// CONV
module  CONV(
	input	wire				clk,
	input	wire				reset,
	output reg 				busy,	
	input	wire				ready,	
	output reg [11:0]	iaddr,
	input	wire [19:0] idata, 		 
	output reg	 			cwr,
	output reg [11:0]	caddr_wr,
	output reg [19:0]	cdata_wr,  
	output reg	 			crd,
	output reg [11:0]	caddr_rd, 
	input	wire [19:0]	cdata_rd,  
	output reg [2:0] 	csel	 
);
	localparam [19:0] KERNEL_0_0 = 20'h0A89E;
	localparam [19:0] KERNEL_0_1 = 20'h092D5;
	localparam [19:0] KERNEL_0_2 = 20'h06D43;
	localparam [19:0] KERNEL_0_3 = 20'h01004;
	localparam [19:0] KERNEL_0_4 = 20'hF8F71;
	localparam [19:0] KERNEL_0_5 = 20'hF6E54;
	localparam [19:0] KERNEL_0_6 = 20'hFA6D7;
	localparam [19:0] KERNEL_0_7 = 20'hFC834;
	localparam [19:0] KERNEL_0_8 = 20'hFAC19;
	localparam [19:0] KERNEL_1_0 = 20'hFDB55;
	localparam [19:0] KERNEL_1_1 = 20'h02992;
	localparam [19:0] KERNEL_1_2 = 20'hFC994;
	localparam [19:0] KERNEL_1_3 = 20'h050FD;
	localparam [19:0] KERNEL_1_4 = 20'h02F20;
	localparam [19:0] KERNEL_1_5 = 20'h0202D;
	localparam [19:0] KERNEL_1_6 = 20'h03BD7;
	localparam [19:0] KERNEL_1_7 = 20'hFD369;
	localparam [19:0] KERNEL_1_8 = 20'h05E68;
	parameter [19:0] BIAS_0 = 20'h01310;
	parameter [19:0] BIAS_1 = 20'hF7295;
	reg [20:0] 	ma;
	reg [19:0]	mb;
	reg  				me;
	wire [40:0] mo;
	wire 				mv;
	multi_div
	#(
	  .SIZE_A(21),
	  .SIZE_B(20),
	  .SIGNED(1),
	  .STEP_SIZE(1) 
	) multi_u1(
	  .clk(clk),.reset(reset),
	  .en(me),
	  .select(1'b0),
	  .a(ma),
	  .b(mb),
	  .P(mo),
	  .div_zero(),
	  .Valid(mv),
	  .Busy()
	);
	parameter LAYER_0 	= 0,
						LAYER_1_2 = 1,
						IDLE 			= 2;
  ...
Size: ~2300 cells after synthesis, ~110 I/O pins, about 20000 um2 of cells after synthesis.
export LEC_CHECK = 0
export CAP_MARGIN = 20
export CELL_PAD_IN_SITES_GLOBAL_PLACEMENT = 0
export CORE_ASPECT_RATIO = 1.13
export CORE_MARGIN = 2
export CORE_UTILIZATION = 71
export CTS_CLUSTER_DIAMETER = 54
export CTS_CLUSTER_SIZE = 38
export GPL_TIMING_DRIVEN = 1
export MAX_ROUTING_LAYER = met4
export PLACE_DENSITY = 0.65
export SETUP_SLACK_MARGIN = 0.56
export SLEW_MARGIN = 10
export TNS_END_PERCENT = 30
create_clock -name core_clock -period 3.21 [get_ports {clk}]
run.sh (not shown) runs the stock make flow with config.mk's settings and CLKGATE_MAP_FILE=.
The first run did not get past global routing (ODB-0269).
Then changed:
==> flow/config.mk (replaced) <==
export PLATFORM = sky130hd
export DESIGN_NAME = CONV
export DESIGN_NICKNAME = CONV
export VERILOG_FILES = /design/flow/design.v
export SDC_FILE = /design/flow/constraint.sdc
export NUM_CORES = 4
export LEC_CHECK = 0
export CAP_MARGIN = 20
export CORE_MARGIN = 2
export CORE_UTILIZATION = 69
export CTS_CLUSTER_SIZE = 35
export SLEW_MARGIN = 20
==> flow/constraint.sdc (replaced) <==
create_clock -name core_clock -period 3.23 [get_ports {clk}]
set_input_delay 0.6460 -clock core_clock [delete_from_list [all_inputs] [get_ports {clk}]]
set_output_delay 0.6460 -clock core_clock [all_outputs]
set_load 0.01 [all_outputs]
After rerunning: Now the flow finished with setup timing left. Synthesized area does not change. Die area came out higher by a few percent. Synthesized cell count does not change.
Then changed:
--- a/flow/config.mk
+++ b/flow/config.mk
@@ -9,4 +9,9 @@
 export CORE_MARGIN = 2
-export CORE_UTILIZATION = 69
-export CTS_CLUSTER_SIZE = 35
-export SLEW_MARGIN = 20
+export CORE_UTILIZATION = 40
+export GPL_ROUTABILITY_DRIVEN = 0
+export GPL_TIMING_DRIVEN = 0
+export MAX_ROUTING_LAYER = met4
+export MIN_ROUTING_LAYER = met1
+export SETUP_SLACK_MARGIN = 1.87
+export SLEW_MARGIN = 10
+export TNS_END_PERCENT = 50
==> flow/constraint.sdc (replaced) <==
create_clock -name core_clock -period 10.0 [get_ports {clk}]
set_input_delay 2.0000 -clock core_clock [delete_from_list [all_inputs] [get_ports {clk}]]
set_output_delay 2.0000 -clock core_clock [all_outputs]
set_load 0.01 [all_outputs]
Result: This time the run passed the timing, design-rule and antenna checks; design area fell by a few percent; worst setup slack is better by 4500 ps; count of clock-buffer cells in the layout increases by 4; synthesized area stays the same; non-clock buffer count falls by 66; via count shrinks by a little under a tenth.

---

Starting RTL as in the previous note.
make LEC_CHECK=0 CAP_MARGIN=20 CORE_MARGIN=2 CORE_UTILIZATION=72 SETUP_SLACK_MARGIN=-0.65 SLEW_MARGIN=20 finish   # period 8.35 ns
Edit:
Settings changed: ABC_AREA set to 1, CTS_CLUSTER_SIZE set to 38, HOLD_SLACK_MARGIN set to -0.09, MAX_ROUTING_LAYER set to met4, SETUP_SLACK_MARGIN -0.65 to 0.29.
Clock period 8.35 ns to 3.5 ns, I/O delays scaled along.
Outcome: Design area rises by 16%. Cell count rises by about 50%. Via count rises by about 40%.

---

## run A
CONV again, from the RTL that the note above started with.
// CONV
module  CONV(
	input	wire				clk,
	input	wire				reset,
	output reg 				busy,	
	input	wire				ready,	
	output reg [11:0]	iaddr,
	input	wire [19:0] idata, 		 
	output reg	 			cwr,
	output reg [11:0]	caddr_wr,
	output reg [19:0]	cdata_wr,  
	output reg	 			crd,
	output reg [11:0]	caddr_rd, 
	input	wire [19:0]	cdata_rd,  
	output reg [2:0] 	csel	 
);
	localparam [19:0] KERNEL_0_0 = 20'h0A89E;
	localparam [19:0] KERNEL_0_1 = 20'h092D5;
	localparam [19:0] KERNEL_0_2 = 20'h06D43;
	localparam [19:0] KERNEL_0_3 = 20'h01004;
	localparam [19:0] KERNEL_0_4 = 20'hF8F71;
	localparam [19:0] KERNEL_0_5 = 20'hF6E54;
	localparam [19:0] KERNEL_0_6 = 20'hFA6D7;
	localparam [19:0] KERNEL_0_7 = 20'hFC834;
	localparam [19:0] KERNEL_0_8 = 20'hFAC19;
	localparam [19:0] KERNEL_1_0 = 20'hFDB55;
	localparam [19:0] KERNEL_1_1 = 20'h02992;
	localparam [19:0] KERNEL_1_2 = 20'hFC994;
	localparam [19:0] KERNEL_1_3 = 20'h050FD;
	localparam [19:0] KERNEL_1_4 = 20'h02F20;
	localparam [19:0] KERNEL_1_5 = 20'h0202D;
	localparam [19:0] KERNEL_1_6 = 20'h03BD7;
	localparam [19:0] KERNEL_1_7 = 20'hFD369;
	localparam [19:0] KERNEL_1_8 = 20'h05E68;
	parameter [19:0] BIAS_0 = 20'h01310;
	parameter [19:0] BIAS_1 = 20'hF7295;
	reg [20:0] 	ma;
	reg [19:0]	mb;
	reg  				me;
	wire [40:0] mo;
	wire 				mv;
	multi_div
	#(
	  .SIZE_A(21),
	  .SIZE_B(20),
	  .SIGNED(1),
	  .STEP_SIZE(1) 
	) multi_u1(
	  .clk(clk),.reset(reset),
	  .en(me),
	  .select(1'b0),
	  .a(ma),
	  .b(mb),
	  .P(mo),
	  .div_zero(),
	  .Valid(mv),
	  .Busy()
	);
	parameter LAYER_0 	= 0,
						LAYER_1_2 = 1,
						IDLE 			= 2;
	reg [1:0] 				state;
	reg 							IMG_S;
	reg [5:0] 				state_x,state_y;
	reg [3:0] 				state_step;
	reg [1:0] 				state_dx,state_dy;  
	reg signed [43:0] write_reg;
	always@(*)begin
		busy <= state==IDLE ? 0:1;
	end
  ...
export LEC_CHECK = 0
export CAP_MARGIN = 15
export CELL_PAD_IN_SITES_GLOBAL_PLACEMENT = 0
export CORE_ASPECT_RATIO = 0.91
export CORE_MARGIN = 2
export CORE_UTILIZATION = 72
export CTS_CLUSTER_SIZE = 24
export GPL_TIMING_DRIVEN = 1
export HOLD_SLACK_MARGIN = -0.06
export MAX_ROUTING_LAYER = met4
export SETUP_SLACK_MARGIN = -0.17
export SLEW_MARGIN = 35
export TNS_END_PERCENT = 5
create_clock -name core_clock -period 1.72 [get_ports {clk}]
FAIL run A @ 4_1_cts: tool exited with error
Setup changes, run A to run B
Settings: removing CORE_ASPECT_RATIO (formerly 0.91); changing SLEW_MARGIN from 35 to 20; changing CORE_UTILIZATION from 72 to 69; changing SETUP_SLACK_MARGIN from -0.17 to 0.96; removing HOLD_SLACK_MARGIN (formerly -0.06); changing CTS_CLUSTER_SIZE from 24 to 35; removing CELL_PAD_IN_SITES_GLOBAL_PLACEMENT (formerly 0); removing MAX_ROUTING_LAYER (formerly met4); removing GPL_TIMING_DRIVEN (formerly 1); changing CAP_MARGIN from 15 to 20; changing the clock period (ns, I/O delays scaled along) from 1.72 to 3.23.
--- outcome ---
- Changes observed in run B relative to run A: synthesized area per cell was more or less identical; half-perimeter wire length of the detailed placement result went down by 14 mm; number of buffers added on ports was more or less identical; core outline area went up by 4.1%.
- Run B: global placer's final weighted congestion 0.041 below run A
- Between run A and run B, horizontal die dimension is higher for run A, run B comes in under that.
- Site row count came out higher on run B than on run A.
- Height of the die (lower): run A
- Although run B finished all stages, its layout failed final checks on negative setup slack.
- The die used by run B is larger than the one used by run A.
- Post-placement cell area delta for run B relative to run A: 13% lower
### run B -> run C
Settings: SETUP_SLACK_MARGIN: 0.96 -> unset; CTS_CLUSTER_SIZE: 35 -> unset; TNS_END_PERCENT: 5 -> unset; CORE_UTILIZATION: 69 -> 71; PLACE_DENSITY: unset -> 0.36.
==> comparison <==
Of run C and run B, it is run C that has the lower portion of the clock cycle consumed by the worst path in the final layout.
Per the comparison of run C with run B, leakage power summed over all cells went down; count of clock-buffer cells in the layout decreased 1.
Not one of run B and run C finished clean.
The flow completed for run B, but it is not clean: the layout still shows negative setup slack.
What run D does differently from run C at the input level:
Settings: putting SETUP_SLACK_MARGIN at 0.33 where nothing was set; swapping 71 for 72 in CORE_UTILIZATION; putting MAX_ROUTING_LAYER at met4 where nothing was set; putting CTS_CLUSTER_DIAMETER at 29 where nothing was set; clearing PLACE_DENSITY, which used to be 0.36; swapping 3.23 for 3.33 in the clock period (ns, I/O delays scaled along).
### Flow results
Total setup buffers inserted after CTS, run C and run D, lower one = run C.
Compared to run C, run D has cell area after placement 0.65% lower.
Delta (run D minus run C): post-cts resize count up 100; die width down 0.68%.
Of run C and run D, only run D never reached the final stage.
Completing all stages was not enough for run C: its layout failed the final checks because of negative setup slack.

---

CONV again, from the RTL that the note above started with.
clock: 5.77 ns
lec_check: 0
cap_margin: 20
core_margin: 2
core_utilization: 40
slew_margin: 20
The first run finished with timing, DRC and antenna clean.
==> next run, changes <==
CORE_UTILIZATION = 72   (was 40)
CTS_CLUSTER_DIAMETER = 230   (was unset)
PLACE_DENSITY = 0.65   (was unset)
SETUP_SLACK_MARGIN = -0.65   (was unset)
clock period = 8.35 ns   (was 5.77 ns; I/O delays follow)
After rerunning: The new run completed with no timing, DRC or antenna violations; utilization increases by 36 points; combinational power decreases by a quarter to a third; first-iteration DRC count increases by well over a third; power decreases by a quarter to a third; via count increases by a few percent; die area decreases by well over a third; non-clock buffer count decreases by 8; synthesized cell count is unchanged; clock power decreases by well over a third; hold slack is about the same.
==> next run, changes <==
CORE_UTILIZATION = 68   (was 72)
CTS_CLUSTER_DIAMETER = unset   (was 230)
CTS_CLUSTER_SIZE = 38   (was unset)
MAX_ROUTING_LAYER = met4   (was unset)
PLACE_DENSITY = unset   (was 0.65)
SETUP_SLACK_MARGIN = unset   (was -0.65)
clock period = 4.72 ns   (was 8.35 ns; I/O delays follow)
=>
- The new run produced a clean layout
- total power grows by 76%
- cell area grows by 0.55%
- via count shrinks by about 1.8%
- synthesized cell count does not change
- critical path depth shrinks by 3
- utilization shrinks by 4.6 points
- clock-buffer cell count grows by 4
- synthesized area stays the same
- die area grows by about 6%
- sequential share of layout area shrinks by 0.19 points
==> next run, changes <==
CORE_UTILIZATION = 11   (was 68)
CTS_CLUSTER_SIZE = unset   (was 38)
MAX_ROUTING_LAYER = unset   (was met4)
clock period = 13.8 ns   (was 4.72 ns; I/O delays follow)
What happened: The changed run produced a clean layout; synthesized area does not change; wire length rises by about a fifth; hold slack improved by 0.0069 ns; register-to-register slack improves by 8.4 ns; via count drops by a few percent.

---

== v51 ==
Starting RTL as in the previous note.
clock: 3.4 ns
lec_check: 0
cap_margin: 20
cell_pad_in_sites_global_placement: 0
core_aspect_ratio: 1.13
core_margin: 2
core_utilization: 71
cts_cluster_diameter: 30
gpl_timing_driven: 1
max_routing_layer: met4
place_density_lb_addon: 0.21
setup_slack_margin: 0.56
slew_margin: 10
tns_end_percent: 30
Stage in which a tool error killed v51: 5_1_grt.
Changes in v13 relative to v51:
- changing CORE_UTILIZATION from 71 to 72
- removing CTS_CLUSTER_DIAMETER (formerly 30)
- setting CTS_CLUSTER_SIZE to 24 for the first time
- changing SETUP_SLACK_MARGIN from 0.56 to 0.27
- removing PLACE_DENSITY_LB_ADDON (formerly 0.21)
- changing the clock period (ns, I/O delays scaled along) from 3.4 to 2.32
==> results <==
v13 terminated abnormally: 4_1_cts reported DPL-0038. When the final numbers for v51 and v13 were put side by side, the initial standard-cell utilization of the core turned out to be smaller in v51. Compared with v51, weighted congestion at the end of routability-driven global placement in v13 increased by a few percent. Going from v51 to v13, the die area was shrunk. Re count of distinct cell types in the synthesized netlist: no difference whatsoever between v51 and v13. Compared with v51, v13 shows a width of the die that is 1.1 um lower. Delta(vertical die dimension, v13 - v51) < 0. As far as synthesized area goes, v51 and v13 are indistinguishable; the numbers are identical.
> inputs changed (v13 -> v39)
- a change of CORE_UTILIZATION from 72 to 63
- a deleted TNS_END_PERCENT that had been 30
- a deleted CELL_PAD_IN_SITES_GLOBAL_PLACEMENT that had been 0
- a deleted CORE_ASPECT_RATIO that had been 1.13
- a change of SLEW_MARGIN from 10 to 20
- a deleted GPL_TIMING_DRIVEN that had been 1
- a deleted MAX_ROUTING_LAYER that had been met4
- a deleted SETUP_SLACK_MARGIN that had been 0.27
- a deleted CTS_CLUSTER_SIZE that had been 24
- a change of the clock period (ns, I/O delays scaled along) from 2.32 to 5.77
==> results <==
Both conditions hold for v39: the flow ran to the end and the final layout passed the timing, design-rule and antenna checks.
v39: cell area after placement 3700 um^2 below v13
Re number of instances in the placed design: v13 was higher than v39.
Die boundary height in v39 vs v13: up 0.55%
v39 against v13: synthesized cell count comparable; die size up 14%; HPWL after detailed placement lower.

---

== build 58 ==
Starting RTL as in the previous note.
==> flow/config.mk <==
export PLATFORM = sky130hd
export DESIGN_NAME = CONV
export DESIGN_NICKNAME = CONV
export VERILOG_FILES = /design/flow/design.v
export SDC_FILE = /design/flow/constraint.sdc
export NUM_CORES = 4
export LEC_CHECK = 0
export CAP_MARGIN = 15
export CELL_PAD_IN_SITES_GLOBAL_PLACEMENT = 0
export CORE_ASPECT_RATIO = 1.13
export CORE_MARGIN = 2
export CORE_UTILIZATION = 72
export CTS_CLUSTER_SIZE = 24
export GPL_TIMING_DRIVEN = 1
export HOLD_SLACK_MARGIN = -0.06
export MAX_ROUTING_LAYER = met4
export SETUP_SLACK_MARGIN = -0.17
export SLEW_MARGIN = 35
export TNS_END_PERCENT = 30
==> flow/constraint.sdc <==
create_clock -name core_clock -period 1.76 [get_ports {clk}]
set_input_delay 0.3520 -clock core_clock [delete_from_list [all_inputs] [get_ports {clk}]]
set_output_delay 0.3520 -clock core_clock [all_outputs]
set_load 0.01 [all_outputs]
Seen in the log of build 58: DPL-0038 during clock tree synthesis, after which the run never completed.
Inputs modified between build 58 and build 63:
Settings: MAX_ROUTING_LAYER removed (was met4); GPL_TIMING_DRIVEN removed (was 1); CELL_PAD_IN_SITES_GLOBAL_PLACEMENT removed (was 0); CTS_CLUSTER_SIZE removed (was 24); CORE_UTILIZATION changed from 72 to 64; SLEW_MARGIN changed from 35 to 20; TNS_END_PERCENT removed (was 30); CAP_MARGIN changed from 15 to 20; SETUP_SLACK_MARGIN removed (was -0.17); CORE_ASPECT_RATIO removed (was 1.13); HOLD_SLACK_MARGIN removed (was -0.06); the clock period (ns, I/O delays scaled along) changed from 1.76 to 4.85.
## What came out
Half-perimeter wire length of the detailed placement result delta (build 63 − build 58): favourable. Per the comparison of build 63 with build 58, number of synthesized flops with an enable pin neither gained nor lost much; initial core utilization lost 8.2 points. NOTE: chip area in build 63 exceeds that of build 58. Total cell area reported by yosys after synthesis: build 63 vs build 58 identical. Weighted congestion reported at the end of routability-driven placement shrinks by a little under 10% when moving from build 58 to build 63. Build 63 finished end to end and its layout was clean on timing, DRC and antenna. Cell area after placement of build 63 falls short of that of build 58 by more than 10%. Summary — cell total after placement, build 63 relative to build 58: lower, by about 17%. Die width, build 63 vs build 58: up by more than 10%. Build 63 -> build 58: top-level I/O count delta 0, exact match.
Input-level comparison between build 10 and build 63:
Settings: TNS_END_PERCENT newly set to 50; CORE_UTILIZATION changed from 64 to 40; GPL_TIMING_DRIVEN newly set to 1; MIN_ROUTING_LAYER newly set to met2; CELL_PAD_IN_SITES_DETAIL_PLACEMENT newly set to 2; ABC_AREA newly set to 1; SLEW_MARGIN changed from 20 to 35; MAX_ROUTING_LAYER newly set to met4; GPL_ROUTABILITY_DRIVEN newly set to 0; CORE_MARGIN changed from 2 to 4; the clock period (ns, I/O delays scaled along) changed from 4.85 to 10.0.
Findings:
- Build 10 did not make it past global routing, where a tool error ended it.
- Build 63 ran to completion and came out clean on the timing, design-rule and antenna checks.
- The sequential share of the synthesized area number comes out higher for build 63 vs build 10.
- Relative to build 63, the area after synthesis of build 10 is higher by about 17%.
- Build 10 reports a higher detailed placement HPWL than build 63 does.
- Going from build 63 to build 10, worst setup timing slack at the placement stage rose 3330 ps, number of cells in Yosys stat moved up, multiplexer share of the synthesized area dropped 2.9 points.
- Build 10 against build 63; post-synth area from yosys stat is up by more than 10%.
No activity file was given, so power comes from the tool's default toggle rates.
